==> branch cedar <==
Design boom_pro, start of the top module:
module boom_pro(sw7,start,clk,led,seg,sw_input,row,seg_cat,btn6,buzzer,green,red);
    input sw7,start,clk,btn6;        
    input [6:0] sw_input;            
    output buzzer;                   
    output [7:0] row,red,green;      
    output [7:0] seg_cat;            
    output [7:0] seg;                
    output reg [6:0] led;            
    reg [1:0] ps_input_times;        
    reg success;                     
    reg [6:0] password;              
    reg [1:0] game_state;            
    reg [4:0] countdown_times;       
    reg [4:0] user_defined_cdtime;   
    reg btn6_before;                 
    wire [4:0] leave_times;          
    wire [1:0] music_state;          
    wire [1:0] countdown_state;      
    wire [6:0] changing_pw;          
    wire btn6_pulse;                 
    wire start_pulse;                
    always @(posedge clk) begin
        if (!sw7) begin
            btn6_before<=0;
            user_defined_cdtime<=0;
            ps_input_times<=0;
            led<=0;
            success<=0;
            game_state<=0;
            password<=0;
            countdown_times<=0;
            user_defined_cdtime<=0;
        end
        else begin
            if (game_state==0) begin
                if (start_pulse) begin
                    success<=0;
                    btn6_before<=0;
                    game_state<=1;
                    countdown_times<=5;
                    password<=changing_pw;
                end
                if (sw_input[6]==1) begin
                    if (sw_input[4:0]>30) begin
                        user_defined_cdtime<=30;
                    end
                    else begin
                        user_defined_cdtime<=sw_input[4:0];
                    end
                end
                else begin
                    user_defined_cdtime<=20;
                end
            end
            else if (game_state==1) begin
                led<=password;
                if (countdown_state==2&&leave_times==0) begin
                    countdown_times<=user_defined_cdtime;
                    game_state<=2;
                    led<=0;
                end
            end
            else if (game_state==2) begin
                led<=sw_input;
  ...
==> flow/config.mk <==
export PLATFORM = sky130hd
export DESIGN_NAME = boom_pro
export DESIGN_NICKNAME = boom_pro
export VERILOG_FILES = /design/flow/design.v
export SDC_FILE = /design/flow/constraint.sdc
export NUM_CORES = 4
export LEC_CHECK = 0
export CAP_MARGIN = 20
export CORE_MARGIN = 6
export CORE_UTILIZATION = 69
export GPL_TIMING_DRIVEN = 0
export SLEW_MARGIN = 20
export TNS_END_PERCENT = 60
==> flow/constraint.sdc <==
create_clock -name core_clock -period 15.0 [get_ports {clk}]
set_input_delay 3.0000 -clock core_clock [delete_from_list [all_inputs] [get_ports {clk}]]
set_output_delay 3.0000 -clock core_clock [all_outputs]
set_load 0.01 [all_outputs]
run.sh (not shown) runs the stock make flow with config.mk's settings and CLKGATE_MAP_FILE=.
==> inputs of branch ember, as changes to branch cedar <==
==> flow/config.mk (replaced) <==
export PLATFORM = sky130hd
export DESIGN_NAME = boom_pro
export DESIGN_NICKNAME = boom_pro
export VERILOG_FILES = /design/flow/design.v
export SDC_FILE = /design/flow/constraint.sdc
export NUM_CORES = 4
export LEC_CHECK = 0
export ABC_AREA = 1
export CAP_MARGIN = 20
export CELL_PAD_IN_SITES_GLOBAL_PLACEMENT = 0
export CORE_ASPECT_RATIO = 0.5
export CORE_MARGIN = 2
export CORE_UTILIZATION = 72
export CTS_CLUSTER_SIZE = 14
export GPL_TIMING_DRIVEN = 1
export MAX_ROUTING_LAYER = met5
export MIN_ROUTING_LAYER = met1
export PLACE_DENSITY_LB_ADDON = 0.2
export SLEW_MARGIN = 40
export TNS_END_PERCENT = 100
==> flow/constraint.sdc (replaced) <==
create_clock -name core_clock -period 6.17 [get_ports {clk}]
set_input_delay 1.2340 -clock core_clock [delete_from_list [all_inputs] [get_ports {clk}]]
set_output_delay 1.2340 -clock core_clock [all_outputs]
set_load 0.01 [all_outputs]
==> inputs of branch zinc, as changes to branch cedar <==
--- a/flow/config.mk
+++ b/flow/config.mk
@@ -7,7 +7,6 @@
 export LEC_CHECK = 0
 export CAP_MARGIN = 20
-export CORE_MARGIN = 6
-export CORE_UTILIZATION = 69
-export GPL_TIMING_DRIVEN = 0
+export CORE_MARGIN = 2
+export CORE_UTILIZATION = 40
+export SETUP_SLACK_MARGIN = 0.1
 export SLEW_MARGIN = 20
-export TNS_END_PERCENT = 60
==> flow/constraint.sdc (replaced) <==
create_clock -name core_clock -period 9.91 [get_ports {clk}]
set_input_delay 1.9820 -clock core_clock [delete_from_list [all_inputs] [get_ports {clk}]]
set_output_delay 1.9820 -clock core_clock [all_outputs]
set_load 0.01 [all_outputs]
==> notes <==
Branch zinc completed without violations. Branch ember finished but fails on negative setup slack. Branch cedar went through all stages and came out clean. Of branch ember and branch zinc, branch zinc has the higher register-to-register slack (gap 1.5 ns). Global-route usage: branch ember > branch cedar > branch zinc. The highest critical path depth belongs to branch ember, the lowest to branch zinc. In sequential cell count, branch zinc and branch cedar do not differ. The highest clock-buffer cell count belongs to branch zinc, the lowest to branch ember. Between branch cedar and branch ember, the lower synthesized cell count is in branch cedar (gap about 18%, measured against branch ember). Of branch ember and branch cedar, branch ember has the higher synthesized area (gap about 3.7%, measured against branch cedar). The highest via count belongs to branch ember, the lowest to branch zinc.
==> figures <==
metric	branch cedar	branch ember	branch zinc
Clock buffer count	41	38	43
Simple-Gate Fraction of Synth Area	0.208	0.271	0.208
Met2 usage in global routing	0.579	0.717	0.340
Area share of fa/ha/maj cells after synthesis	0.277	0.267	0.277
Total Nets Final	3560	4289	3411
Post-CTS clock slew at the launch and capture registers of the worst setup and hold paths	0.06 ns	0.07 ns	0.06 ns
Number of OpenROAD warnings	65	66	63
Cells resized by post-CTS repair	0	98	0
Run status	timing/DRC/antenna clean	complete, but fails checks	timing/DRC/antenna clean
Layout check failures	-	negative setup slack	-
Wire length on met1	29800 um	30500 um	30700 um
Total negative slack	0 ns	-11.18 ns	0 ns
Number of fillers in the final layout	2517	2198	6182
Starting DRT DRC Count	2799	3340	1671
Peak per-stage delay on the critical path	0.73 ns	0.52 ns	0.54 ns
Worst path required time	15.49 ns	6.65 ns	10.32 ns
